==> flow/design.v <==
module softmax_4 (
    input wire clk,
    input wire reset,
    input wire start,
    input wire [15:0] in0, in1, in2, in3,     
    output reg [7:0] out0, out1, out2, out3, 
    output reg done
);
    parameter IDLE = 2'd0, EXP = 2'd1, DIVIDE = 2'd2, DONE = 2'd3;
    reg [1:0] state;
    reg [15:0] exp0, exp1, exp2, exp3;
    wire [17:0] sum_exp;
    reg [7:0] result0, result1, result2, result3;
    always @(posedge clk or posedge reset) begin
        if (reset)
            state <= IDLE;
        else begin
            case (state)
                IDLE:    state <= (start) ? EXP : IDLE;
                EXP:     state <= DIVIDE;
                DIVIDE:  state <= DONE;
                DONE:    state <= IDLE;
                default: state <= IDLE;
            endcase
        end
    end
    wire [31:0] x_sq0, x_sq1, x_sq2, x_sq3;
    assign x_sq0 = in0 * in0;
    assign x_sq1 = in1 * in1;
    assign x_sq2 = in2 * in2;
    assign x_sq3 = in3 * in3;
    assign sum_exp = exp0 + exp1 + exp2 + exp3;
    always @(posedge clk) begin
        if (reset) begin
            exp0 <= 0; exp1 <= 0; exp2 <= 0; exp3 <= 0;
            done <= 0;
        end else begin
            case (state)
                EXP: begin
                    exp0 <= 16'd256 + in0 + (x_sq0 >> 9);
                    exp1 <= 16'd256 + in1 + (x_sq1 >> 9);
                    exp2 <= 16'd256 + in2 + (x_sq2 >> 9);
                    exp3 <= 16'd256 + in3 + (x_sq3 >> 9);
                end
                DIVIDE: begin
                    if (sum_exp != 0) begin
                        result0 <= ({8'd0, exp0} * 24'd255) / sum_exp;
                        result1 <= ({8'd0, exp1} * 24'd255) / sum_exp;
                        result2 <= ({8'd0, exp2} * 24'd255) / sum_exp;
                        result3 <= ({8'd0, exp3} * 24'd255) / sum_exp;
                    end else begin
                        result0 <= 0;
                        result1 <= 0;
                        result2 <= 0;
                        result3 <= 0;
                    end
                end
                DONE: begin
                    out0 <= result0;
                    out1 <= result1;
                    out2 <= result2;
                    out3 <= result3;
                    done <= 1;
                end
                default: begin
                    done <= 0;
                end
            endcase
        end
    end
endmodule
==> flow/run.sh <==
#!/bin/bash
# the make line also repeats each setting of config.mk as NAME=value (left out here)
make -C /OpenROAD-flow-scripts/flow DESIGN_CONFIG=/design/flow/config.mk WORK_HOME=/design/flow/orfs CLKGATE_MAP_FILE= finish
==> flow/config.mk <==
export PLATFORM = sky130hd
export DESIGN_NAME = softmax_4
export DESIGN_NICKNAME = softmax_4
export VERILOG_FILES = /design/flow/design.v
export SDC_FILE = /design/flow/constraint.sdc
export NUM_CORES = 4
export LEC_CHECK = 0
export CAP_MARGIN = 25
export CELL_PAD_IN_SITES_GLOBAL_PLACEMENT = 0
export CORE_ASPECT_RATIO = 1.8
export CORE_MARGIN = 2
export CORE_UTILIZATION = 67
export GPL_TIMING_DRIVEN = 1
export MAX_ROUTING_LAYER = met4
export MIN_ROUTING_LAYER = met1
export SLEW_MARGIN = 5
==> flow/constraint.sdc <==
create_clock -name core_clock -period 48.3 [get_ports {clk}]
set_input_delay 9.6600 -clock core_clock [delete_from_list [all_inputs] [get_ports {clk}]]
set_output_delay 9.6600 -clock core_clock [all_outputs]
set_load 0.01 [all_outputs]
==> impl_metrics.yaml, run 1 <==
# generated from flow reports
synthesis:
  syn_avg_cell_area_um2: 8.00
  top_area_share_pct: 21.8
  yosys_most_used_dff: "dfxtp_1"
  simple_gate_share_pct: 18.3
  ys_types: 123
  async_flop_share_pct: 3.01
  yosysSeqAreaShare_pct: 3.37
  yosysMostFrequentCell: "ha_1"
  synthTopCellsByCount: "ha_1, inv_1, nor2_1"
  synth_area_um2: 98500
  mux_share_pct: 5.33
  syn-num-nets: 15000
  yosysCellCount: 12300
  synth-seq-cells: 133
  synthCells: 12300
  ys_warn_count: 1
  synthTopLogicFamily: "adder cells"
  ys_sh_xor_pct: 5.96
  edf_count: 64
  synth.cellmix.adderShare_pct: 40.4
  yosys_area_um2: 98500
  top_area_cell: "ha_1"
  area_leaders: "ha_1, fa_1, inv_1"
  ys_sh_aoi_pct: 19.8
placement:
  pre_cts_slack_ps: -8750
  dpl.hpwl_um: 329000
  place_inst: 17400
  numPortBuffers: 99
  place.gp.congestion: 1.12
floorplan:
  core_um2: 146000
  fp.dieH_um: 518
  fp_util_pct: 67.5
  num_rows: 188
  die_w_um: 290
  dieArea_um2: 150000
  io-pin-count: 100
run_status:
  outcome: "stopped before the end"
  stop_stage: "5_1_grt"
  error: "[ERROR GRT-0116] Global routing finished with congestion. Check the congestion regions in the DRC Viewer."
clock_network:
  cts.sinks: 133
  cts_buffer_depth: 2
  htreeDepth: 4
  cts-hold-fix-buffers: 0
  numCtsBuffers: 17
  cts_root_buf: "clkbuf_16"
global_routing:
  grt_overflow: 4640
  grtUsageTotal_pct: 88.4
routing by layer:
metal | global-route usage, % | overflow
met4 | 93.2 | 972
met2 | 108 | 3429
met5 | - | -
met1 | 81.7 | 124
met3 | 69.6 | 115
what timing repair did:
item / CTS
gates cloned: 2
setup buffers: 385
gates resized: 616
setup endpoints to repair: 12
pin swaps: 443
through the flow:
stage | setup TNS (ps) | area, µm²
after detailed placement | -51360 | 128000
after floorplan | -30400 | 101000
after global placement | -32850 | 128000
after CTS | -26050 | 134000
==> run 2, diff against run 1 <==
Clock period 48.3 ns to 48.2 ns, I/O delays scaled along.
==> run 2 against run 1 <==
Effect of this change: synthesized area stayed put; die area is the same; the flow again stops in 5_1_grt; synthesized cell count did not move.
==> impl_metrics.yaml, run 2 <==
# generated from flow reports
run_status:
  outcome: "stopped before the end"
  stop_stage: "5_1_grt"
  error: "[ERROR GRT-0116] Global routing finished with congestion. Check the congestion regions in the DRC Viewer."
placement:
  numPortBuffers: 99
  pre_cts_slack_ps: -8620
  dpl.hpwl_um: 335000
  place.gp.congestion: 1.10
  place_inst: 17500
synthesis:
  yosysMostFrequentCell: "ha_1"
  yosys_area_um2: 98500
  yosys_most_used_dff: "dfxtp_1"
  ys_types: 123
  synthTopCellsByCount: "ha_1, inv_1, nor2_1"
  ys_warn_count: 1
  synthCells: 12300
  synthTopLogicFamily: "adder cells"
  yosysSeqAreaShare_pct: 3.37
  top_area_share_pct: 21.8
  synth_area_um2: 98500
  yosysCellCount: 12300
  area_leaders: "ha_1, fa_1, inv_1"
  synth.cellmix.adderShare_pct: 40.4
  ys_sh_aoi_pct: 19.8
  top_area_cell: "ha_1"
  ys_sh_xor_pct: 5.96
  syn_avg_cell_area_um2: 8.00
  syn-num-nets: 15000
  edf_count: 64
  synth-seq-cells: 133
  mux_share_pct: 5.33
  async_flop_share_pct: 3.01
  simple_gate_share_pct: 18.3
clock_network:
  cts.sinks: 133
  cts_buffer_depth: 2
  numCtsBuffers: 17
  htreeDepth: 4
  cts_root_buf: "clkbuf_16"
global_routing:
  grtUsageTotal_pct: 94.8
  grt_overflow: 7593
floorplan:
  dieArea_um2: 150000
  fp_util_pct: 67.5
  core_um2: 146000
  fp.dieH_um: 518
  die_w_um: 290
  io-pin-count: 100
  num_rows: 188
run 2: timing repair:
item | in CTS
hold buffers | 0
gates cloned | 4
buffers inserted | 471
endpoints found under the setup margin | 12
gates resized | 698
pin swaps | 516
run 2: per-layer routing:
metal | overflow | GRT usage, %
met1 | 208 | 85.8
met2 | 5698 | 117
met3 | 163 | 75.7
met4 | 1524 | 102
met5 | - | -
run 2: metrics by stage:
stage / area [µm²]
after floorplan: 101000
after global placement: 128000
after detailed placement: 128000
after CTS: 135000
==> run 3, diff against run 2 <==
Settings changed: CAP_MARGIN 25 to 20, CELL_PAD_IN_SITES_GLOBAL_PLACEMENT 0 to unset, CORE_ASPECT_RATIO 1.8 to unset, GPL_TIMING_DRIVEN 1 to unset, MAX_ROUTING_LAYER met4 to unset, MIN_ROUTING_LAYER met1 to unset, SLEW_MARGIN 5 to 20.
Clock period 48.2 ns to 49.1 ns, I/O delays scaled along.
==> run 3 against run 2 <==
Effect of this change: the run again fails in 5_1_grt; synthesized area unchanged; synthesized cell count did not move; die area about the same.
==> impl_metrics.yaml, run 3 <==
# generated from flow reports
synthesis:
  simple_gate_share_pct: 18.3
  edf_count: 64
  area_leaders: "ha_1, fa_1, inv_1"
  yosysMostFrequentCell: "ha_1"
  async_flop_share_pct: 3.01
  mux_share_pct: 5.33
  synthTopCellsByCount: "ha_1, inv_1, nor2_1"
  syn-num-nets: 15000
  synthCells: 12300
  synthTopLogicFamily: "adder cells"
  ys_types: 123
  yosysCellCount: 12300
  top_area_share_pct: 21.8
  yosysSeqAreaShare_pct: 3.37
  ys_sh_aoi_pct: 19.8
  top_area_cell: "ha_1"
  synth-seq-cells: 133
  yosys_most_used_dff: "dfxtp_1"
  yosys_area_um2: 98500
  synth.cellmix.adderShare_pct: 40.4
  ys_warn_count: 1
  ys_sh_xor_pct: 5.96
  syn_avg_cell_area_um2: 8.00
  synth_area_um2: 98500
floorplan:
  fp_util_pct: 67.6
  dieArea_um2: 150000
  num_rows: 140
  fp.dieH_um: 387
  die_w_um: 387
  io-pin-count: 100
  core_um2: 146000
placement:
  dpl.hpwl_um: 316000
  place.gp.congestion: 1.05
  numPortBuffers: 99
run_status:
  outcome: "stopped before the end"
  error: "[ERROR GRT-0116] Global routing finished with congestion. Check the congestion regions in the DRC Viewer."
  stop_stage: "5_1_grt"
clock_network:
  cts.sinks: 133
  htreeDepth: 4
  numCtsBuffers: 17
  cts_root_buf: "clkbuf_16"
  cts_buffer_depth: 2
global_routing:
  grt_overflow: 1451
  grtUsageTotal_pct: 85.4
==> run 3: per-stage QoR <==
| stage | instances | worst slack (ps) | instance area, µm² | hold slack, ps |
|---|---|---|---|---|
| 4_1_cts | 17800 | -3750 | 133000 | 421 |
| 3_5_place_dp | 17300 | -6950 | 127000 | 405 |
| 3_3_place_gp | 17300 | -5430 | 127000 | 400 |
| 2_1_floorplan | 12300 | -4500 | 101000 | 352 |
==> run 3: repair_timing <==
action	in CTS
pin swaps	438
buffers inserted	423
setup endpoints to repair	10
hold buffers	0
gates resized	539
endpoints found under the hold margin	0
cloned	2
==> run 3: metal layers <==
layer  global-route usage (%)  GRT overflow
met2                     99.0           755
met5                     48.9             9
met1                     83.8           104
met3                     75.3           107
met4                     85.0           476
==> run 4, diff against run 3 <==
Settings changed: ABC_AREA set to 0, CORE_MARGIN 2 to 4, CTS_CLUSTER_DIAMETER set to 105, CTS_CLUSTER_SIZE set to 81, SETUP_SLACK_MARGIN set to 5.0, SLEW_MARGIN 20 to 10.
Clock period 49.1 ns to 75.3 ns, I/O delays scaled along.
==> run 4 against run 3 <==
Effect of this change: the run now finishes clean; synthesized area stayed put; synthesized cell count stayed put; die area is 2.1% higher.
==> impl_metrics.yaml, run 4 <==
# physical design summary
floorplan:
  fp_util_pct: 67.5
  io-pin-count: 100
  core_um2: 146000
  fp.dieH_um: 391
  dieArea_um2: 153000
  num_rows: 140
  die_w_um: 391
global_routing:
  antenna_found_initial: 5
  grt_pass1_wl_um: 481000
  grt_max_degree: 83
  grt_pass1_vias: 92100
  grtUsageTotal_pct: 39.0
  grt_overflow: 0
synthesis:
  area_leaders: "ha_1, fa_1, inv_1"
  yosys_most_used_dff: "dfxtp_1"
  yosysSeqAreaShare_pct: 3.37
  synthCells: 12300
  syn_avg_cell_area_um2: 8.00
  yosysMostFrequentCell: "ha_1"
  synthTopCellsByCount: "ha_1, inv_1, nor2_1"
  edf_count: 64
  yosysCellCount: 12300
  ys_types: 123
  yosys_area_um2: 98500
  synth_area_um2: 98500
  simple_gate_share_pct: 18.3
  top_area_share_pct: 21.8
  ys_sh_xor_pct: 5.96
  ys_sh_aoi_pct: 19.8
  synthTopLogicFamily: "adder cells"
  synth.cellmix.adderShare_pct: 40.4
  mux_share_pct: 5.33
  ys_warn_count: 1
  synth-seq-cells: 133
  async_flop_share_pct: 3.01
  syn-num-nets: 15000
  top_area_cell: "ha_1"
timing:
  hold_viol: 0
  setup_slack_ps: 8960
  setup_viol: 0
  fin_crit_ps: 66340
  fmax_mhz: 15.1
  fin_crit_sh_pct: 88.1
  worst_pin_slew_ps: 1210
  slew_violations: 0
  holdWs_ps: 413
  fin_tns_setup_ps: 0
  rsz0062_at_grt: "true"
  slew_headroom_pct: 19.0
  fin_worst_skew_ps: 35.2
setup_path:
  r2r_end: "result1[0]"
  worstRegToRegCells: 257
  startpoint: "exp2[0]"
  crit_arrival_ps: 66600
  critPathCapture: "result1[0]"
  cpMaxStageDelayCell: "o41ai_1"
  rr_startpoint: "exp2[0]"
  end_kind: "flip-flop"
  cpPeakStageDelay_ps: 730
  crit_cells: 257
  path_delay_family: "AND-OR/OR-AND gates"
  reg2reg_slack_ps: 8960
  cp_max_fo: 39
  critPathBufInv: 12
  cp.required_ps: 75560
  crit_top_cell: "o21a_1"
  startpoint_type: "flip-flop"
  path_class: "reg2reg"
routing:
  drc: 0
  first_iter_violations: 7614
  firstDrtPassIters: 8
  vias_per_cell: 6.47
  drt_wl_total_um: 302000
  wl_per_cell_um: 21.3
  routed-via-count: 91800
  ant_nets: 0
cells_and_area:
  fin_util_pct: 70.3
  area_delta_synth_final_pct: 4.16
  num-nets-final: 15000
placement:
  place.gp.congestion: 1.03
  pre_cts_slack_ps: 6370
  numPortBuffers: 99
  dpl.hpwl_um: 242000
clock_network:
  cts_tree: "done"
  cts_buffer_depth: 2
  clock_latency_ps: 570
  cts.clk_slew.worst_paths_ps: 70
  cts_root_buf: "clkbuf_16"
  numCtsBuffers: 17
  htreeDepth: 4
  cts.sinks: 133
run_status:
  outcome: "no timing/DRC/antenna violations"
worst_hold_path:
  worstHoldPathType: "reg2reg"
  hp-start: "result2[3]"
  hold_depth: 0
  whs_endpoint: "out2[3]"
run:
  tool_warnings: 66
  maxCapViolCount: 0
==> run 4: layout make-up <==
class | instances | area (µm²)
clock inverters | 15 | 159
inverters | 1488 | 5620
fillers | 11700 | 43300
clock buffers | 17 | 425
repair buffers | 216 | 1890
multi-input cells | 10400 | 88800
well taps | 1917 | 2400
diodes | 2 | 5.00
flip-flops and latches | 133 | 3330
==> run 4: repair_timing <==
| item | CTS | global route |
|---|---|---|
| setup endpoints to repair | 0 | 5 |
| resized | 0 | 56 |
| setup buffers | 0 | 6 |
| hold buffers | 0 | 0 |
==> run 4: stage by stage <==
stage | cell area, µm² | instances
floorplan | 98500 | 12300
global placement | 102000 | 14200
detailed placement | 102000 | 14200
CTS | 102000 | 14200
global route | 103000 | 14200
finish | 103000 | 14200
==> run 4: routing by layer <==
metal	vias to the layer above	track usage (%)	wire, µm
met5	-	0	31
met4	4	18.9	17100
met3	952	6.89	25400
met2	3790	63.1	135000
met1	44000	50.4	125000
li1	43100	-	-
==> run 5, diff against run 4 <==
Settings changed: CAP_MARGIN 20 to 40, CELL_PAD_IN_SITES_DETAIL_PLACEMENT set to 1, CELL_PAD_IN_SITES_GLOBAL_PLACEMENT set to 0, CORE_ASPECT_RATIO set to 0.54, CORE_MARGIN 4 to 3, CORE_UTILIZATION 67 to 36, CTS_CLUSTER_DIAMETER 105 to unset, CTS_CLUSTER_SIZE 81 to unset, GPL_ROUTABILITY_DRIVEN set to 0, GPL_TIMING_DRIVEN set to 0, MAX_ROUTING_LAYER set to met4, MIN_ROUTING_LAYER set to met2, PLACE_DENSITY_LB_ADDON set to 0.24, SETUP_SLACK_MARGIN 5.0 to unset, SLEW_MARGIN 10 to 5, TNS_END_PERCENT set to 5.
Clock period 75.3 ns to 97.2 ns, I/O delays scaled along.
==> run 5 against run 4 <==
Effect of this change: die area grew 83%; the run now fails in 5_1_grt; synthesized area stayed put; synthesized cell count is the same.
==> impl_metrics.yaml, run 5 <==
# generated from flow reports
placement:
  dpl.hpwl_um: 310000
  place_inst: 16100
  numPortBuffers: 94
clock_network:
  postCtsResizedCells: 0
  cts_buffer_depth: 3
  htreeDepth: 4
  cts_root_buf: "clkbuf_16"
  numCtsBuffers: 25
  cts-hold-fix-buffers: 0
  postCtsSetupRepairBufs: 0
  cts.sinks: 133
floorplan:
  core_um2: 271000
  die_w_um: 718
  io-pin-count: 100
  fp.dieH_um: 390
  num_rows: 140
  fp_util_pct: 36.4
  dieArea_um2: 280000
synthesis:
  ys_sh_xor_pct: 5.96
  synthTopCellsByCount: "ha_1, inv_1, nor2_1"
  syn_avg_cell_area_um2: 8.00
  area_leaders: "ha_1, fa_1, inv_1"
  synthCells: 12300
  mux_share_pct: 5.33
  async_flop_share_pct: 3.01
  ys_sh_aoi_pct: 19.8
  yosysCellCount: 12300
  synthTopLogicFamily: "adder cells"
  yosysSeqAreaShare_pct: 3.37
  ys_types: 123
  simple_gate_share_pct: 18.3
  synth_area_um2: 98500
  syn-num-nets: 15000
  yosysMostFrequentCell: "ha_1"
  edf_count: 64
  ys_warn_count: 1
  yosys_most_used_dff: "dfxtp_1"
  top_area_share_pct: 21.8
  top_area_cell: "ha_1"
  yosys_area_um2: 98500
  synth-seq-cells: 133
  synth.cellmix.adderShare_pct: 40.4
run_status:
  outcome: "stopped before the end"
  error: "[ERROR GRT-0116] Global routing finished with congestion. Check the congestion regions in the DRC Viewer."
  stop_stage: "5_1_grt"
global_routing:
  grt_overflow: 41
  grtUsageTotal_pct: 54.8
==> run 5: per-stage QoR <==
| stage | cell area (µm²) | worst slack, ps |
|---|---|---|
| 2_1_floorplan | 98500 | 34870 |
| 3_3_place_gp | 104000 | 8510 |
| 3_5_place_dp | 105000 | 18410 |
| 4_1_cts | 106000 | 17850 |
==> run 5: metal layers <==
| metal | GRT overflow | GRT usage, % |
|---|---|---|
| met1 | - | - |
| met2 | 0 | 54.6 |
| met3 | 40 | 71.8 |
| met4 | 1 | 26.9 |
| met5 | - | - |
==> run 6, diff against run 5 <==
Settings changed: ABC_AREA 0 to 1, CELL_PAD_IN_SITES_DETAIL_PLACEMENT 1 to unset, CELL_PAD_IN_SITES_GLOBAL_PLACEMENT 0 to 1, CORE_ASPECT_RATIO 0.54 to 1.83, CORE_MARGIN 3 to 8, CORE_UTILIZATION 36 to 28, GPL_ROUTABILITY_DRIVEN 0 to unset, MAX_ROUTING_LAYER met4 to met5, TNS_END_PERCENT 5 to 60.
==> run 6 against run 5 <==
Effect of this change: now clean on timing, DRC and antenna; synthesized cell count grew 18%; die area grew 35%; synthesized area grew 1.8%.
==> impl_metrics.yaml, run 6 <==
# physical design summary
clock_network:
  htreeDepth: 4
  cts_tree: "done"
  cts_root_buf: "clkbuf_16"
  postCtsSetupRepairBufs: 0
  clock_latency_ps: 590
  cts_buffer_depth: 3
  postCtsResizedCells: 0
  cts-hold-fix-buffers: 0
  cts.clk_slew.worst_paths_ps: 70
  cts.sinks: 133
  numCtsBuffers: 25
worst_hold_path:
  whs_endpoint: "state[3]"
  hold_depth: 0
  hp-start: "state[1]"
  worstHoldPathType: "reg2reg"
routing:
  drc: 0
  ant_nets: 0
  first_iter_violations: 19400
  wl_per_cell_um: 18.1
  drt_wl_total_um: 354000
  firstDrtPassIters: 48
  vias_per_cell: 6.50
  routed-via-count: 127000
synthesis:
  yosys_most_used_dff: "dfxtp_1"
  top_area_share_pct: 21.4
  yosysMostFrequentCell: "nand2_1"
  edf_count: 64
  yosys_area_um2: 100000
  mux_share_pct: 0.0599
  area_leaders: "ha_1, fa_1, nand2_1"
  ys_warn_count: 1
  synthTopCellsByCount: "nand2_1, inv_1, ha_1"
  syn_avg_cell_area_um2: 6.90
  ys_sh_aoi_pct: 13.0
  synth.cellmix.adderShare_pct: 39.7
  syn-num-nets: 17200
  yosysCellCount: 14500
  ys_sh_xor_pct: 8.19
  synthTopLogicFamily: "adder cells"
  simple_gate_share_pct: 22.6
  yosysSeqAreaShare_pct: 3.31
  synthCells: 14500
  async_flop_share_pct: 3.01
  top_area_cell: "ha_1"
  synth-seq-cells: 133
  synth_area_um2: 100000
  ys_types: 90
setup_path:
  path_class: "reg2reg"
  r2r_end: "result3[0]"
  end_kind: "flip-flop"
  startpoint: "exp3[8]"
  crit_top_cell: "nand2_1"
  startpoint_type: "flip-flop"
  critPathBufInv: 121
  cpPeakStageDelay_ps: 720
  crit_arrival_ps: 77710
  cpMaxStageDelayCell: "dfxtp_1"
  reg2reg_slack_ps: 19800
  cp_max_fo: 10
  rr_startpoint: "exp3[8]"
  crit_cells: 479
  critPathCapture: "result3[0]"
  cp.required_ps: 97510
  worstRegToRegCells: 479
  path_delay_family: "AND-OR/OR-AND gates"
timing:
  fmax_mhz: 12.9
  holdWs_ps: 394
  fin_crit_sh_pct: 79.6
  hold_viol: 0
  rsz0062_at_grt: "false"
  setup_viol: 0
  slew_violations: 0
  worst_pin_slew_ps: 1040
  fin_tns_setup_ps: 0
  slew_headroom_pct: 30.3
  setup_slack_ps: 19800
  fin_worst_skew_ps: 28.7
  fin_crit_ps: 77400
floorplan:
  dieArea_um2: 379000
  fp.dieH_um: 826
  io-pin-count: 100
  die_w_um: 458
  num_rows: 297
  core_um2: 357000
  fp_util_pct: 28.1
cells_and_area:
  num-nets-final: 17400
  area_delta_synth_final_pct: 9.18
  fin_area_um2: 110000
  fin_util_pct: 30.7
  fin_cells: 19600
run:
  tool_warnings: 64
  maxCapViolCount: 0
global_routing:
  grt_pass1_vias: 133000
  grtUsageTotal_pct: 27.6
  grt_overflow: 0
  antenna_found_initial: 12
  grt_max_degree: 56
  use_met1_pct: 0
  busiest_layer: "met2"
  gr-usage-met3_pct: 30.9
  grtUsageMet2_pct: 39.1
  grt_pass1_wl_um: 535000
placement:
  dpl.hpwl_um: 295000
  dpl_cell_area_um2: 109000
  place_inst: 19500
  numPortBuffers: 98
  place.gp.congestion: 0.971
  pre_cts_slack_ps: 18810
run_status:
  outcome: "no timing/DRC/antenna violations"
[run 6: routing by layer]
metal	share of wire, %	up-vias
met4	9.8	40
met3	32	2612
met5	0.34	-
met2	58	30500
met1	0	48000
li1	-	46000
[run 6: area by class of cell]
class,instances,area [µm²]
clock inverters,3,20.0
well taps,4784,5990
inverters,3158,11900
flip-flops and latches,133,3320
plain buffers,253,1250
fillers,39700,248000
multi-input cells,11000,83900
repair buffers,171,2310
diodes,44,110
clock buffers,28,647
==> run 7, diff against run 6 <==
Settings changed: ABC_AREA 1 to unset, CAP_MARGIN 40 to 25, CORE_ASPECT_RATIO 1.83 to 1.8, CORE_MARGIN 8 to 2, CORE_UTILIZATION 28 to 56, GPL_TIMING_DRIVEN 0 to 1, MAX_ROUTING_LAYER met5 to met4, MIN_ROUTING_LAYER met2 to met1, PLACE_DENSITY set to 0.36, PLACE_DENSITY_LB_ADDON 0.24 to unset, TNS_END_PERCENT 60 to unset.
Clock period 97.2 ns to 47.8 ns, I/O delays scaled along.
==> run 7 against run 6 <==
Effect of this change: now fails the layout checks on setup timing; critical path depth is 186 lower; sequential cell count unchanged; setup slack worse by 26000 ps; register-to-register slack got worse by 26000 ps; final cell count shrank 4.8%; clock-buffer cell count fell by 11; die area decreased by 53%; first-iteration DRC count fell by 68%; routed wire length increased by 13%; utilization is 50 points higher.
==> impl_metrics.yaml, run 7 <==
# physical design summary
run_status:
  outcome: "complete, but fails checks"
  so_faults: "setup timing"
timing:
  setup_slack_ps: -6100
  slew_headroom_pct: 14.6
  fin_crit_ps: 53900
  slew_violations: 0
  worst_pin_slew_ps: 1270
  fin_worst_skew_ps: 24.6
  setup_viol: 11
  hold_viol: 0
  fmax_mhz: 18.6
  fin_crit_sh_pct: 113
  rsz0062_at_grt: "true"
setup_path:
  critPathCapture: "result2[0]"
  path_delay_family: "AND-OR/OR-AND gates"
  cpPeakStageDelay_ps: 730
  r2r_end: "result2[0]"
  crit_arrival_ps: 54180
  critPathBufInv: 57
  rr_startpoint: "exp0[3]"
  cp.required_ps: 48080
  startpoint_type: "flip-flop"
  end_kind: "flip-flop"
  crit_top_cell: "buf_4"
  cpMaxStageDelayCell: "fa_2"
  path_class: "reg2reg"
  reg2reg_slack_ps: -6100
  crit_cells: 293
  cp_max_fo: 9
  worstRegToRegCells: 293
  startpoint: "exp0[3]"
worst_hold_path:
  hold_depth: 0
  worstHoldPathType: "reg2reg"
  hp-start: "result0[2]"
  whs_endpoint: "out0[2]"
floorplan:
  fp.dieH_um: 567
  die_w_um: 317
  io-pin-count: 100
  fp_util_pct: 56.4
  core_um2: 175000
  dieArea_um2: 179000
  num_rows: 206
placement:
  pre_cts_slack_ps: -8850
  numPortBuffers: 99
  dpl_cell_area_um2: 129000
  dpl.hpwl_um: 308000
  place.gp.congestion: 1.10
routing:
  drc: 0
  wl_per_cell_um: 21.5
  ant_nets: 0
  first_iter_violations: 6133
  vias_per_cell: 6.02
  routed-via-count: 112000
  firstDrtPassIters: 8
  drt_wl_total_um: 401000
synthesis:
  top_area_cell: "ha_1"
  ys_types: 123
  yosys_area_um2: 98500
  syn_avg_cell_area_um2: 8.00
  ys_sh_aoi_pct: 19.8
  syn-num-nets: 15000
  yosysCellCount: 12300
  synth.cellmix.adderShare_pct: 40.4
  area_leaders: "ha_1, fa_1, inv_1"
  synth_area_um2: 98500
  synthTopCellsByCount: "ha_1, inv_1, nor2_1"
  synthTopLogicFamily: "adder cells"
  top_area_share_pct: 21.8
  simple_gate_share_pct: 18.3
  synth-seq-cells: 133
  ys_warn_count: 1
  yosysSeqAreaShare_pct: 3.37
  edf_count: 64
  yosysMostFrequentCell: "ha_1"
  mux_share_pct: 5.33
  yosys_most_used_dff: "dfxtp_1"
  async_flop_share_pct: 3.01
  synthCells: 12300
  ys_sh_xor_pct: 5.96
cells_and_area:
  area_delta_synth_final_pct: 43.0
  fin_area_um2: 141000
  fin_util_pct: 80.6
  num-nets-final: 19000
global_routing:
  grt_max_degree: 69
  grt_pass1_wl_um: 605000
  grtUsageTotal_pct: 44.1
  grt_pass1_vias: 119000
  grt_overflow: 0
  antenna_found_initial: 10
clock_network:
  htreeDepth: 4
  cts.sinks: 133
  cts_buffer_depth: 2
  cts_tree: "done"
  numCtsBuffers: 17
  cts_root_buf: "clkbuf_16"
  clock_latency_ps: 570
  cts.clk_slew.worst_paths_ps: 90
run:
  maxCapViolCount: 0
  tool_warnings: 68
[run 7: metrics by stage]
step	hold WS, ps	TNS, ps	std cells
6_report	413	-37180	18600
5_1_grt	427	-59410	18600
4_1_cts	413	-30210	18400
2_1_floorplan	352	-34260	12300
3_5_place_dp	405	-59960	17900
3_3_place_gp	402	-45940	17900
[run 7: layout make-up]
type | instances | area (µm²)
Tap cell | 2288 | 2860
Timing Repair Buffer | 4279 | 33200
Multi-Input combinational cell | 10400 | 95100
Clock buffer | 17 | 425
Sequential cell | 133 | 3430
Inverter | 1488 | 5640
Antenna cell | 14 | 35.0
Fill cell | 12100 | 33900
Clock inverter | 15 | 206
[run 7: metal layers]
layer / wire (µm) / share of wire, % / global-route usage [%]
met4: 49900 / 12 / 43.0
met1: 127000 / 32 / 39.0
met2: 196000 / 49 / 76.0
met5: 0 / 0 / -
met3: 27800 / 6.9 / 9.65
[run 7: what timing repair did]
item,in CTS,in global routing
hold buffers,0,0
setup buffers,412,265
pin swaps,413,563
gates cloned,2,5
setup endpoints to repair,12,12
gates resized,579,635
==> run 8, diff against run 7 <==
Settings changed: ABC_AREA set to 1, CAP_MARGIN 25 to 20, CELL_PAD_IN_SITES_GLOBAL_PLACEMENT 1 to unset, CORE_ASPECT_RATIO 1.8 to unset, CORE_UTILIZATION 56 to 71, CTS_CLUSTER_DIAMETER set to 363, CTS_CLUSTER_SIZE set to 41, GPL_TIMING_DRIVEN 1 to unset, MIN_ROUTING_LAYER met1 to unset, PLACE_DENSITY 0.36 to 0.67, SLEW_MARGIN 5 to 20.
Clock period 47.8 ns to 45.6 ns, I/O delays scaled along.
==> run 8 against run 7 <==
Effect of this change: the run now fails in 3_5_place_dp; synthesized cell count increased by 18%; die area decreased by 20%; synthesized area increased by 1.8%.
==> impl_metrics.yaml, run 8 <==
# generated from flow reports
synthesis:
  mux_share_pct: 0.0599
  synth.cellmix.adderShare_pct: 39.7
  top_area_share_pct: 21.4
  yosys_most_used_dff: "dfxtp_1"
  ys_warn_count: 1
  synth_area_um2: 100000
  edf_count: 64
  yosys_area_um2: 100000
  synthTopLogicFamily: "adder cells"
  area_leaders: "ha_1, fa_1, nand2_1"
  synthTopCellsByCount: "nand2_1, inv_1, ha_1"
  syn-num-nets: 17200
  yosysSeqAreaShare_pct: 3.31
  yosysMostFrequentCell: "nand2_1"
  synth-seq-cells: 133
  ys_sh_aoi_pct: 13.0
  yosysCellCount: 14500
  top_area_cell: "ha_1"
  async_flop_share_pct: 3.01
  ys_sh_xor_pct: 8.19
  synthCells: 14500
  ys_types: 90
  syn_avg_cell_area_um2: 6.90
  simple_gate_share_pct: 22.6
floorplan:
  dieArea_um2: 144000
  core_um2: 140000
  fp.dieH_um: 380
  io-pin-count: 100
  num_rows: 137
  die_w_um: 380
  fp_util_pct: 71.7
placement:
  place.gp.congestion: 1.05
  numPortBuffers: 99
run_status:
  error: "[ERROR DPL-0033] detailed placement checks failed during check placement."
  stop_stage: "3_5_place_dp"
  outcome: "stopped before the end"
## run 8: per-stage QoR
stage	std cells	setup TNS, ps	hold WS (ps)	setup slack (ps)
2_1_floorplan	14500	-102130	354	-10850
3_3_place_gp	19900	-84800	359	-9940
==> run 9, diff against run 8 <==
Settings changed: ABC_AREA 1 to unset, CAP_MARGIN 20 to 25, CELL_PAD_IN_SITES_GLOBAL_PLACEMENT set to 0, CORE_ASPECT_RATIO set to 1.8, CORE_UTILIZATION 71 to 70, CTS_CLUSTER_DIAMETER 363 to unset, CTS_CLUSTER_SIZE 41 to unset, GPL_TIMING_DRIVEN set to 1, MIN_ROUTING_LAYER set to met1, PLACE_DENSITY 0.67 to unset, SLEW_MARGIN 20 to 5.
Clock period 45.6 ns to 47.2 ns, I/O delays scaled along.
==> run 9 against run 8 <==
Effect of this change: the flow again stops in 3_5_place_dp; synthesized area decreased by 1.8%; synthesized cell count decreased by 15%; die area decreased by 0.30%.
==> impl_metrics.yaml, run 9 <==
# generated from flow reports
placement:
  place.gp.congestion: 1.12
  numPortBuffers: 99
synthesis:
  synthCells: 12300
  top_area_share_pct: 21.8
  area_leaders: "ha_1, fa_1, inv_1"
  mux_share_pct: 5.33
  synthTopLogicFamily: "adder cells"
  ys_warn_count: 1
  yosysSeqAreaShare_pct: 3.37
  syn_avg_cell_area_um2: 8.00
  yosys_most_used_dff: "dfxtp_1"
  ys_sh_xor_pct: 5.96
  synth.cellmix.adderShare_pct: 40.4
  edf_count: 64
  synth_area_um2: 98500
  synthTopCellsByCount: "ha_1, inv_1, nor2_1"
  async_flop_share_pct: 3.01
  yosys_area_um2: 98500
  yosysCellCount: 12300
  simple_gate_share_pct: 18.3
  synth-seq-cells: 133
  ys_types: 123
  syn-num-nets: 15000
  ys_sh_aoi_pct: 19.8
  yosysMostFrequentCell: "ha_1"
  top_area_cell: "ha_1"
floorplan:
  dieArea_um2: 144000
  core_um2: 140000
  die_w_um: 284
  io-pin-count: 100
  fp_util_pct: 70.5
  num_rows: 184
  fp.dieH_um: 507
run_status:
  stop_stage: "3_5_place_dp"
  error: "[ERROR DPL-0033] detailed placement checks failed during check placement."
  outcome: "stopped before the end"
-- run 9: stage by stage --
stage	setup slack, ps	area (µm²)	hold slack, ps	cells
floorplan	-6130	101000	352	12300
global placement	-8320	128000	401	17400
==> run 10, diff against run 9 <==
Settings changed: CAP_MARGIN 25 to 20, CELL_PAD_IN_SITES_GLOBAL_PLACEMENT 0 to 3, CORE_ASPECT_RATIO 1.8 to unset, CORE_MARGIN 2 to 9, CORE_UTILIZATION 70 to 40, CTS_CLUSTER_DIAMETER set to 372, CTS_CLUSTER_SIZE set to 98, GPL_TIMING_DRIVEN 1 to unset, MAX_ROUTING_LAYER met4 to unset, MIN_ROUTING_LAYER met1 to unset, PLACE_DENSITY_LB_ADDON set to 0.06, TNS_END_PERCENT set to 20.
Clock period 47.2 ns to 60.0 ns, I/O delays scaled along.
==> run 10 against run 9 <==
Effect of this change: the run now finishes clean; die area grew 84%; synthesized cell count unchanged; synthesized area is the same.
==> impl_metrics.yaml, run 10 <==
# physical design summary
synthesis:
  synthTopCellsByCount: "ha_1, inv_1, nor2_1"
  synth-seq-cells: 133
  synth_area_um2: 98500
  mux_share_pct: 5.33
  synthTopLogicFamily: "adder cells"
  yosysMostFrequentCell: "ha_1"
  top_area_cell: "ha_1"
  synthCells: 12300
  simple_gate_share_pct: 18.3
  yosysSeqAreaShare_pct: 3.37
  ys_sh_aoi_pct: 19.8
  ys_types: 123
  yosys_most_used_dff: "dfxtp_1"
  synth.cellmix.adderShare_pct: 40.4
  top_area_share_pct: 21.8
  ys_warn_count: 1
  yosysCellCount: 12300
  syn-num-nets: 15000
  edf_count: 64
  ys_sh_xor_pct: 5.96
  yosys_area_um2: 98500
  area_leaders: "ha_1, fa_1, inv_1"
  async_flop_share_pct: 3.01
  syn_avg_cell_area_um2: 8.00
global_routing:
  use_met1_pct: 34.4
  grt_overflow: 0
  grt_max_degree: 81
  busiest_layer: "met2"
  grtUsageTotal_pct: 24.7
  grt_pass1_wl_um: 522000
  gr-usage-met3_pct: 2.15
  grtUsageMet2_pct: 41.6
  grt_pass1_vias: 89700
  antenna_found_initial: 11
worst_hold_path:
  whs_endpoint: "out3[1]"
  hold_depth: 0
  worstHoldPathType: "reg2reg"
  hp-start: "result3[1]"
floorplan:
  io-pin-count: 100
  die_w_um: 514
  dieArea_um2: 264000
  fp_util_pct: 40.4
  fp.dieH_um: 514
  core_um2: 244000
  num_rows: 181
placement:
  place_inst: 15800
  pre_cts_slack_ps: -4090
  numPortBuffers: 99
  dpl.hpwl_um: 276000
  place.gp.congestion: 0.916
clock_network:
  cts_buffer_depth: 2
  clock_latency_ps: 580
  cts_tree: "done"
  cts-hold-fix-buffers: 0
  htreeDepth: 4
  cts_root_buf: "clkbuf_16"
  cts.clk_slew.worst_paths_ps: 100
  numCtsBuffers: 17
  cts.sinks: 133
setup_path:
  critPathBufInv: 18
  worstRegToRegCells: 277
  crit_arrival_ps: 57300
  path_class: "reg2reg"
  reg2reg_slack_ps: 2990
  startpoint_type: "flip-flop"
  cp.required_ps: 60290
  crit_cells: 277
  rr_startpoint: "exp3[8]"
  cpPeakStageDelay_ps: 660
  cp_max_fo: 15
  critPathCapture: "result3[0]"
  crit_top_cell: "o21a_1"
  path_delay_family: "AND-OR/OR-AND gates"
  end_kind: "flip-flop"
  startpoint: "exp3[8]"
  cpMaxStageDelayCell: "or4b_2"
  r2r_end: "result3[0]"
timing:
  fin_crit_ps: 57010
  slew_violations: 0
  hold_viol: 0
  setup_slack_ps: 2990
  fin_worst_skew_ps: 31.2
  slew_headroom_pct: 11.2
  worst_pin_slew_ps: 1320
  setup_viol: 0
  fmax_mhz: 17.5
  fin_crit_sh_pct: 95.0
run:
  maxCapViolCount: 0
  tool_warnings: 63
routing:
  first_iter_violations: 5187
  firstDrtPassIters: 6
  vias_per_cell: 5.63
  wl_per_cell_um: 21.2
  ant_nets: 0
  routed-via-count: 90000
  drt_wl_total_um: 339000
  drc: 0
run_status:
  outcome: "no timing/DRC/antenna violations"
cells_and_area:
  num-nets-final: 15400
  area_delta_synth_final_pct: 11.9
  fin_cells: 16000
==> run 10: what timing repair did <==
action,4_1_cts,5_1_grt
resized,114,568
gates cloned,1,5
setup endpoints to repair,6,8
setup buffers,12,131
pin swaps,10,149
==> run 10: cell type report <==
| cell class | instances | area [µm²] |
|---|---|---|
| Tap cell | 3202 | 4010 |
| Timing Repair Buffer | 696 | 5680 |
| Antenna cell | 4 | 10.0 |
| Sequential cell | 133 | 3410 |
| Clock buffer | 17 | 425 |
| Inverter | 1488 | 5640 |
| Multi-Input combinational cell | 10400 | 90900 |
| Fill cell | 24500 | 134000 |
| Clock inverter | 15 | 158 |
==> run 10: per-stage QoR <==
| stage | hold WS [ps] | cell area (µm²) | utilization, % | TNS [ps] |
|---|---|---|---|---|
| after floorplan | 352 | 98500 | - | 0 |
| after global placement | 403 | 106000 | 43.4 | -6540 |
| after detailed placement | 405 | 106000 | 43.4 | -10050 |
| after CTS | 411 | 107000 | 43.9 | 0 |
| after global routing | 412 | 110000 | 45.2 | -965 |
| final | 408 | 110000 | 45.2 | 0 |
==> run 10: per-layer routing <==
metal / vias up / wire (µm)
li1: 44100 / -
met1: 43700 / 160000
met2: 1753 / 157000
met3: 328 / 13100
met4: 2 / 8400
met5: - / 18
==> run 11, diff against run 10 <==
Settings changed: ABC_AREA set to 1, CELL_PAD_IN_SITES_GLOBAL_PLACEMENT 3 to unset, CORE_MARGIN 9 to 2, CORE_UTILIZATION 40 to 68, CTS_CLUSTER_DIAMETER 372 to 303, CTS_CLUSTER_SIZE 98 to 99, PLACE_DENSITY_LB_ADDON 0.06 to unset, SLEW_MARGIN 5 to 20, TNS_END_PERCENT 20 to 10.
Clock period 60.0 ns to 55.4 ns, I/O delays scaled along.
==> run 11 against run 10 <==
Effect of this change: the flow now stops in 5_1_grt; synthesized cell count rose by 18%; synthesized area grew 1.8%; die area decreased by 43%.
==> impl_metrics.yaml, run 11 <==
# generated from flow reports
clock_network:
  cts.sinks: 133
  cts_root_buf: "clkbuf_16"
  cts_buffer_depth: 2
  numCtsBuffers: 17
  htreeDepth: 4
run_status:
  outcome: "stopped before the end"
  error: "[ERROR GRT-0232] Routing congestion too high. Check the congestion heatmap in the GUI."
  stop_stage: "5_1_grt"
placement:
  dpl_cell_area_um2: 118000
  place.gp.congestion: 1.02
  place_inst: 18300
  dpl.hpwl_um: 265000
  numPortBuffers: 99
synthesis:
  synthCells: 14500
  area_leaders: "ha_1, fa_1, nand2_1"
  syn_avg_cell_area_um2: 6.90
  edf_count: 64
  synth_area_um2: 100000
  yosysCellCount: 14500
  ys_sh_xor_pct: 8.19
  async_flop_share_pct: 3.01
  synthTopCellsByCount: "nand2_1, inv_1, ha_1"
  yosys_area_um2: 100000
  yosysMostFrequentCell: "nand2_1"
  simple_gate_share_pct: 22.6
  mux_share_pct: 0.0599
  yosysSeqAreaShare_pct: 3.31
  ys_warn_count: 1
  synth-seq-cells: 133
  yosys_most_used_dff: "dfxtp_1"
  ys_sh_aoi_pct: 13.0
  synthTopLogicFamily: "adder cells"
  top_area_cell: "ha_1"
  synth.cellmix.adderShare_pct: 39.7
  syn-num-nets: 17200
  ys_types: 90
  top_area_share_pct: 21.4
floorplan:
  fp.dieH_um: 388
  num_rows: 140
  core_um2: 146000
  io-pin-count: 100
  fp_util_pct: 68.7
  dieArea_um2: 151000
  die_w_um: 388
global_routing:
  grtUsageTotal_pct: 58.0
  grt_overflow: 172
run 11: per-stage QoR:
stage | setup WS [ps] | util (%)
2_1_floorplan | -1490 | -
3_3_place_gp | -2290 | 80.9
3_5_place_dp | -4080 | 80.9
4_1_cts | -762 | 84.4
run 11: timing repair:
item                                   CTS
endpoints found under the hold margin    0
setup endpoints to repair                8
cloned                                   3
gates resized                          364
buffers inserted                       416
pin swaps                              279
hold buffers                             0
run 11: routing by layer:
metal,GRT usage [%],GRT overflow
met1,63.4,21
met5,18.5,1
met4,42.9,47
met2,83.6,93
met3,30.2,10
==> run 12, diff against run 11 <==
Settings changed: CORE_UTILIZATION 68 to 57, CTS_CLUSTER_DIAMETER 303 to unset, CTS_CLUSTER_SIZE 99 to unset, SETUP_SLACK_MARGIN set to 3.14, TNS_END_PERCENT 10 to unset.
Clock period 55.4 ns to 32.2 ns, I/O delays scaled along.
==> run 12 against run 11 <==
Effect of this change: now fails the layout checks on capacitance limit, slew limit, setup timing; synthesized area is the same; synthesized cell count did not move; die area up 19%.
==> impl_metrics.yaml, run 12 <==
# physical design summary
run_status:
  outcome: "complete, but fails checks"
  so_faults: "capacitance limit, slew limit, setup timing"
timing:
  setup_slack_ps: -28290
  fin_worst_skew_ps: 31.2
  setup_viol: 32
  fmax_mhz: 16.5
  fin_crit_ps: 60490
  hold_viol: 0
  rsz0062_at_grt: "true"
  fin_crit_sh_pct: 188
  worst_pin_slew_ps: 2040
  slew_violations: 3
  slew_headroom_pct: -37.2
clock_network:
  cts.sinks: 133
  numCtsBuffers: 17
  clock_latency_ps: 610
  cts_tree: "done"
  cts.clk_slew.worst_paths_ps: 70
  cts-hold-fix-buffers: 0
  cts_buffer_depth: 2
  htreeDepth: 4
  cts_root_buf: "clkbuf_16"
floorplan:
  die_w_um: 424
  core_um2: 174000
  io-pin-count: 100
  num_rows: 153
  dieArea_um2: 179000
  fp_util_pct: 57.5
  fp.dieH_um: 424
synthesis:
  synth.cellmix.adderShare_pct: 39.7
  area_leaders: "ha_1, fa_1, nand2_1"
  ys_warn_count: 1
  synth-seq-cells: 133
  mux_share_pct: 0.0599
  ys_types: 90
  yosys_most_used_dff: "dfxtp_1"
  simple_gate_share_pct: 22.6
  synthCells: 14500
  synthTopCellsByCount: "nand2_1, inv_1, ha_1"
  synth_area_um2: 100000
  top_area_cell: "ha_1"
  top_area_share_pct: 21.4
  async_flop_share_pct: 3.01
  yosysSeqAreaShare_pct: 3.31
  synthTopLogicFamily: "adder cells"
  syn_avg_cell_area_um2: 6.90
  syn-num-nets: 17200
  ys_sh_aoi_pct: 13.0
  yosys_area_um2: 100000
  ys_sh_xor_pct: 8.19
  yosysMostFrequentCell: "nand2_1"
  edf_count: 64
  yosysCellCount: 14500
routing:
  first_iter_violations: 9580
  ant_nets: 0
  drt_wl_total_um: 385000
  routed-via-count: 118000
  drc: 0
  firstDrtPassIters: 8
  vias_per_cell: 5.49
  wl_per_cell_um: 17.9
setup_path:
  cp.required_ps: 32520
  startpoint: "exp0[8]"
  crit_arrival_ps: 60800
  cpPeakStageDelay_ps: 880
  end_kind: "flip-flop"
  crit_top_cell: "nand2_2"
  critPathCapture: "result0[0]"
  path_delay_family: "AND-OR/OR-AND gates"
  rr_startpoint: "exp0[8]"
  crit_cells: 431
  cpMaxStageDelayCell: "o21ai_0"
  cp_max_fo: 8
  critPathBufInv: 89
  path_class: "reg2reg"
  reg2reg_slack_ps: -28290
  worstRegToRegCells: 431
  startpoint_type: "flip-flop"
  r2r_end: "result0[0]"
cells_and_area:
  area_delta_synth_final_pct: 47.1
  fin_area_um2: 148000
  num-nets-final: 21800
placement:
  numPortBuffers: 99
  dpl.hpwl_um: 272000
  place.gp.congestion: 0.999
  dpl_cell_area_um2: 134000
worst_hold_path:
  worstHoldPathType: "reg2reg"
  whs_endpoint: "state[3]"
  hold_depth: 0
  hp-start: "state[1]"
run:
  tool_warnings: 68
  maxCapViolCount: 1
global_routing:
  grt_pass1_wl_um: 552000
  grt_overflow: 0
  grt_pass1_vias: 115000
  grtUsageTotal_pct: 37.4
  antenna_found_initial: 16
  grt_max_degree: 89
-- run 12: stage by stage --
stage	setup slack, ps	std cells	util (%)	hold slack [ps]	setup TNS (ps)
finish	-28290	21400	84.6	379	-450350
global route	-30650	21400	84.6	386	-530940
CTS	-23140	21000	79.5	381	-398230
floorplan	-24090	14500	-	354	-406930
detailed placement	-25280	20600	76.8	367	-440940
global placement	-23170	20600	76.8	364	-382210
-- run 12: repair_timing --
action | in CTS | in global routing
setup endpoints to repair | 32 | 32
resized | 335 | 1297
setup buffers | 375 | 397
gates cloned | 4 | 9
pin swaps | 247 | 781
-- run 12: per-layer routing --
layer	global-route usage (%)	wire (µm)
met2	65.1	179000
met3	3.94	30400
met1	45.4	146000
met5	0	79
met4	19.5	29000
-- run 12: layout make-up --
type	count	area [µm²]
antenna	13	32.5
clock buffer	20	489
clock inverter	12	114
fill	10600	26900
inverter	3158	12100
multi-input combinational	11000	91700
sequential	133	3470
tap	2325	2910
timing repair buffer	4766	36600
timing repair inverter	10	71.3
==> run 13, diff against run 12 <==
Settings changed: ABC_AREA 1 to unset, CORE_UTILIZATION 57 to 66, MAX_ROUTING_LAYER set to met4, SETUP_SLACK_MARGIN 3.14 to unset.
Clock period 32.2 ns to 53.1 ns, I/O delays scaled along.
==> run 13 against run 12 <==
Effect of this change: the layout fails its checks (setup timing); global-route usage is 9.3 points higher; die area is 15% lower; sequential share of layout area is 0.44 points higher; final cell count is 24% lower; synthesized area is 1.8% lower; sequential cell count stayed put.
==> impl_metrics.yaml, run 13 <==
# physical design summary
worst_hold_path:
  hold_depth: 0
  whs_endpoint: "out0[7]"
  worstHoldPathType: "reg2reg"
  hp-start: "result0[7]"
clock_network:
  cts.clk_slew.worst_paths_ps: 80
  cts_buffer_depth: 2
  numCtsBuffers: 17
  cts.sinks: 133
  cts_tree: "done"
  htreeDepth: 4
  cts_root_buf: "clkbuf_16"
  clock_latency_ps: 550
setup_path:
  cp_max_fo: 15
  path_delay_family: "AND-OR/OR-AND gates"
  cpMaxStageDelayCell: "fa_1"
  rr_startpoint: "exp3[11]"
  crit_top_cell: "o21a_1"
  crit_arrival_ps: 54910
  path_class: "reg2reg"
  startpoint_type: "flip-flop"
  cp.required_ps: 53360
  worstRegToRegCells: 276
  critPathCapture: "result3[0]"
  end_kind: "flip-flop"
  cpPeakStageDelay_ps: 570
  critPathBufInv: 15
  crit_cells: 276
  r2r_end: "result3[0]"
  reg2reg_slack_ps: -1550
  startpoint: "exp3[11]"
timing:
  fin_crit_ps: 54650
  setup_viol: 4
  holdWs_ps: 423
  fin_crit_sh_pct: 103
  setup_slack_ps: -1550
  slew_violations: 0
  slew_headroom_pct: 17.7
  rsz0062_at_grt: "true"
  fin_worst_skew_ps: 14.4
  worst_pin_slew_ps: 1220
  fmax_mhz: 18.3
  hold_viol: 0
  fin_tns_setup_ps: -4890
global_routing:
  use_met1_pct: 54.1
  grt_pass1_vias: 108000
  grtUsageTotal_pct: 46.7
  busiest_layer: "met2"
  grtUsageMet2_pct: 74.5
  antenna_found_initial: 11
  gr-usage-met3_pct: 8.27
  grt_pass1_wl_um: 555000
  grt_overflow: 0
  grt_max_degree: 69
synthesis:
  simple_gate_share_pct: 18.3
  syn-num-nets: 15000
  edf_count: 64
  synth_area_um2: 98500
  synthCells: 12300
  ys_types: 123
  synth-seq-cells: 133
  mux_share_pct: 5.33
  syn_avg_cell_area_um2: 8.00
  yosysSeqAreaShare_pct: 3.37
  yosys_most_used_dff: "dfxtp_1"
  top_area_cell: "ha_1"
  yosysMostFrequentCell: "ha_1"
  ys_warn_count: 1
  synthTopLogicFamily: "adder cells"
  area_leaders: "ha_1, fa_1, inv_1"
  synthTopCellsByCount: "ha_1, inv_1, nor2_1"
  yosysCellCount: 12300
  ys_sh_aoi_pct: 19.8
  synth.cellmix.adderShare_pct: 40.4
  ys_sh_xor_pct: 5.96
  async_flop_share_pct: 3.01
  top_area_share_pct: 21.8
  yosys_area_um2: 98500
cells_and_area:
  fin_area_um2: 122000
  num-fill-cells: 9065
  area_delta_synth_final_pct: 23.9
  num-nets-final: 17000
run:
  tool_warnings: 70
  maxCapViolCount: 0
floorplan:
  fp_util_pct: 66.6
  dieArea_um2: 152000
  num_rows: 141
  die_w_um: 390
  io-pin-count: 100
  fp.dieH_um: 390
  core_um2: 148000
run_status:
  so_faults: "setup timing"
  outcome: "complete, but fails checks"
placement:
  dpl_cell_area_um2: 116000
  pre_cts_slack_ps: -3890
  place.gp.congestion: 1.09
  numPortBuffers: 99
  dpl.hpwl_um: 276000
routing:
  wl_per_cell_um: 22.3
  ant_nets: 0
  drc: 0
  first_iter_violations: 10100
  firstDrtPassIters: 9
  routed-via-count: 105000
  vias_per_cell: 6.47
  drt_wl_total_um: 363000
[run 13: through the flow]
stage	utilization [%]	cells
global placement	78.3	15900
detailed placement	78.3	15900
finish	82.4	16300
global route	82.4	16300
CTS	80.9	16200
floorplan	-	12300
[run 13: what timing repair did]
action                     CTS  global route
hold endpoints to repair     0             0
pin swaps                  230           206
gates cloned                 4             1
setup endpoints to repair    6             8
resized                    325           315
hold buffers                 0             0
buffers inserted           251           113
[run 13: final cells by class]
class	instances	area [µm²]	area share, %
diodes	11	27.5	0.0226
clock buffers	19	454	0.372
clock inverters	13	135	0.111
inverters	1488	5640	4.62
multi-input cells	10400	92300	75.6
flip-flops and latches	133	3400	2.79
well taps	1930	2410	1.98
repair buffers	2274	17700	14.5
[run 13: layer usage]
layer  routed length [µm]  vias up
met5                    0        -
met2               164000     5998
met1               135000    50000
met3                34600     2093
li1                     -    47200
met4                29000        0
==> run 14, diff against run 13 <==
Settings changed: CORE_UTILIZATION 66 to 63, MAX_ROUTING_LAYER met4 to unset.
Clock period 53.1 ns to 46.2 ns, I/O delays scaled along.
==> run 14 against run 13 <==
Effect of this change: the flow now stops in 5_1_grt; synthesized cell count did not move; die area rose by 4.7%; synthesized area unchanged.
==> impl_metrics.yaml, run 14 <==
# generated from flow reports
clock_network:
  cts_buffer_depth: 2
  cts.sinks: 133
  numCtsBuffers: 17
  htreeDepth: 4
  cts-hold-fix-buffers: 0
  cts_root_buf: "clkbuf_16"
global_routing:
  grtUsageTotal_pct: 72.4
  grt_overflow: 865
floorplan:
  num_rows: 145
  die_w_um: 399
  fp_util_pct: 63.3
  dieArea_um2: 160000
  io-pin-count: 100
  core_um2: 156000
  fp.dieH_um: 399
placement:
  dpl_cell_area_um2: 128000
  place_inst: 17600
  dpl.hpwl_um: 299000
  pre_cts_slack_ps: -9700
  numPortBuffers: 99
  place.gp.congestion: 1.06
synthesis:
  ys_types: 123
  yosysCellCount: 12300
  simple_gate_share_pct: 18.3
  yosys_most_used_dff: "dfxtp_1"
  synth_area_um2: 98500
  yosysSeqAreaShare_pct: 3.37
  yosys_area_um2: 98500
  synth-seq-cells: 133
  synthTopCellsByCount: "ha_1, inv_1, nor2_1"
  top_area_share_pct: 21.8
  area_leaders: "ha_1, fa_1, inv_1"
  ys_sh_aoi_pct: 19.8
  syn_avg_cell_area_um2: 8.00
  synthCells: 12300
  edf_count: 64
  syn-num-nets: 15000
  ys_sh_xor_pct: 5.96
  yosysMostFrequentCell: "ha_1"
  async_flop_share_pct: 3.01
  ys_warn_count: 1
  synthTopLogicFamily: "adder cells"
  synth.cellmix.adderShare_pct: 40.4
  mux_share_pct: 5.33
  top_area_cell: "ha_1"
run_status:
  stop_stage: "5_1_grt"
  error: "[ERROR GRT-0232] Routing congestion too high. Check the congestion heatmap in the GUI."
  outcome: "stopped before the end"
run 14: per-layer routing:
metal,GRT overflow,track usage [%]
met3,44,52.6
met1,45,72.3
met2,499,92.6
met4,268,70.8
met5,9,30.4
run 14: timing repair:
action,in CTS
endpoints found under the setup margin,13
endpoints found under the hold margin,0
resized,654
gates cloned,4
pin swaps,541
buffers inserted,509
==> run 15, diff against run 14 <==
Settings changed: CAP_MARGIN 20 to 25, CELL_PAD_IN_SITES_GLOBAL_PLACEMENT set to 2, CORE_ASPECT_RATIO set to 1.8, CORE_UTILIZATION 63 to 48, CTS_CLUSTER_DIAMETER set to 397, CTS_CLUSTER_SIZE set to 100, GPL_TIMING_DRIVEN set to 1, MAX_ROUTING_LAYER set to met4, MIN_ROUTING_LAYER set to met1, PLACE_DENSITY set to 0.95, SLEW_MARGIN 20 to 5, TNS_END_PERCENT set to 10.
Clock period 46.2 ns to 73.5 ns, I/O delays scaled along.
==> run 15 against run 14 <==
Effect of this change: now clean on timing, DRC and antenna; die area grew 31%; synthesized area unchanged; synthesized cell count did not move.
==> impl_metrics.yaml, run 15 <==
# physical design summary
setup_path:
  cp_max_fo: 37
  critPathBufInv: 17
  cp.required_ps: 73770
  cpPeakStageDelay_ps: 760
  path_class: "reg2reg"
  crit_arrival_ps: 68740
  r2r_end: "result2[0]"
  path_delay_family: "AND-OR/OR-AND gates"
  crit_top_cell: "o21a_1"
  startpoint_type: "flip-flop"
  crit_cells: 277
  critPathCapture: "result2[0]"
  rr_startpoint: "exp0[2]"
  end_kind: "flip-flop"
  cpMaxStageDelayCell: "dfxtp_1"
  worstRegToRegCells: 277
  reg2reg_slack_ps: 5030
  startpoint: "exp0[2]"
routing:
  wl_per_cell_um: 22.3
  firstDrtPassIters: 6
  first_iter_violations: 4466
  vias_per_cell: 6.00
  drt_wl_total_um: 334000
  drc: 0
  ant_nets: 0
  routed-via-count: 90200
global_routing:
  grt_pass1_vias: 94800
  antenna_found_initial: 4
  grt_overflow: 0
  grt_pass1_wl_um: 519000
  grtUsageTotal_pct: 32.7
  grt_max_degree: 69
clock_network:
  cts.sinks: 133
  cts_root_buf: "clkbuf_16"
  cts_buffer_depth: 3
  cts_tree: "done"
  cts.clk_slew.worst_paths_ps: 90
  numCtsBuffers: 25
  clock_latency_ps: 590
  htreeDepth: 4
floorplan:
  dieArea_um2: 209000
  core_um2: 205000
  io-pin-count: 100
  fp.dieH_um: 612
  fp_util_pct: 48.2
  die_w_um: 342
  num_rows: 223
placement:
  place_inst: 15000
  numPortBuffers: 99
  place.gp.congestion: 0.982
  dpl.hpwl_um: 277000
  dpl_cell_area_um2: 103000
synthesis:
  syn_avg_cell_area_um2: 8.00
  synthTopCellsByCount: "ha_1, inv_1, nor2_1"
  area_leaders: "ha_1, fa_1, inv_1"
  top_area_cell: "ha_1"
  simple_gate_share_pct: 18.3
  top_area_share_pct: 21.8
  ys_sh_aoi_pct: 19.8
  edf_count: 64
  synth-seq-cells: 133
  yosys_area_um2: 98500
  synth_area_um2: 98500
  async_flop_share_pct: 3.01
  mux_share_pct: 5.33
  yosysCellCount: 12300
  ys_sh_xor_pct: 5.96
  yosys_most_used_dff: "dfxtp_1"
  ys_types: 123
  synthTopLogicFamily: "adder cells"
  yosysMostFrequentCell: "ha_1"
  syn-num-nets: 15000
  ys_warn_count: 1
  synthCells: 12300
  synth.cellmix.adderShare_pct: 40.4
  yosysSeqAreaShare_pct: 3.37
timing:
  fin_crit_ps: 68470
  worst_pin_slew_ps: 1140
  fin_worst_skew_ps: 43.2
  hold_viol: 0
  setup_viol: 0
  slew_violations: 0
  fmax_mhz: 14.6
  slew_headroom_pct: 23.2
  rsz0062_at_grt: "false"
  fin_tns_setup_ps: 0
  fin_crit_sh_pct: 93.2
worst_hold_path:
  hold_depth: 0
  worstHoldPathType: "reg2reg"
  whs_endpoint: "out3[5]"
  hp-start: "result3[5]"
cells_and_area:
  ff_latch_area_um2: 3330
  num-fill-cells: 19900
  num-nets-final: 15000
  fin_area_um2: 104000
  fin_cells: 15000
  area_delta_synth_final_pct: 5.41
  comb_area_um2: 88700
run:
  maxCapViolCount: 0
  tool_warnings: 63
run_status:
  outcome: "no timing/DRC/antenna violations"
[run 15: stage by stage]
step / utilization (%) / hold slack [ps] / setup WS [ps]
finish: 50.8 / 396 / 5030
global route: 50.8 / 409 / 341
CTS: 50.7 / 397 / 3050
detailed placement: 50.4 / 405 / 3340
global placement: 50.4 / 402 / 3230
floorplan: - / 352 / 11170
[run 15: area by class of cell]
| cell class | instances | area share, % |
|---|---|---|
| Antenna cell | 5 | 0.0120 |
| Clock buffer | 28 | 0.623 |
| Clock inverter | 5 | 0.0217 |
| Inverter | 1488 | 5.40 |
| Multi-Input combinational cell | 10400 | 85.4 |
| Sequential cell | 133 | 3.21 |
| Tap cell | 2700 | 3.25 |
| Timing Repair Buffer | 254 | 2.11 |
[run 15: repair_timing]
item                       CTS  global route
hold buffers                 0             0
setup endpoints to repair    0             1
gates resized                0            16
hold endpoints to repair     0             0
buffers inserted             0             2
[run 15: layer usage]
layer | share of wire [%] | GRT usage [%] | vias up
li1 | - | - | 43200
met1 | 36 | 32.5 | 43900
met2 | 52 | 60.3 | 2120
met3 | 3.4 | 2.81 | 955
met4 | 8.1 | 21.6 | 0
met5 | 0 | - | -
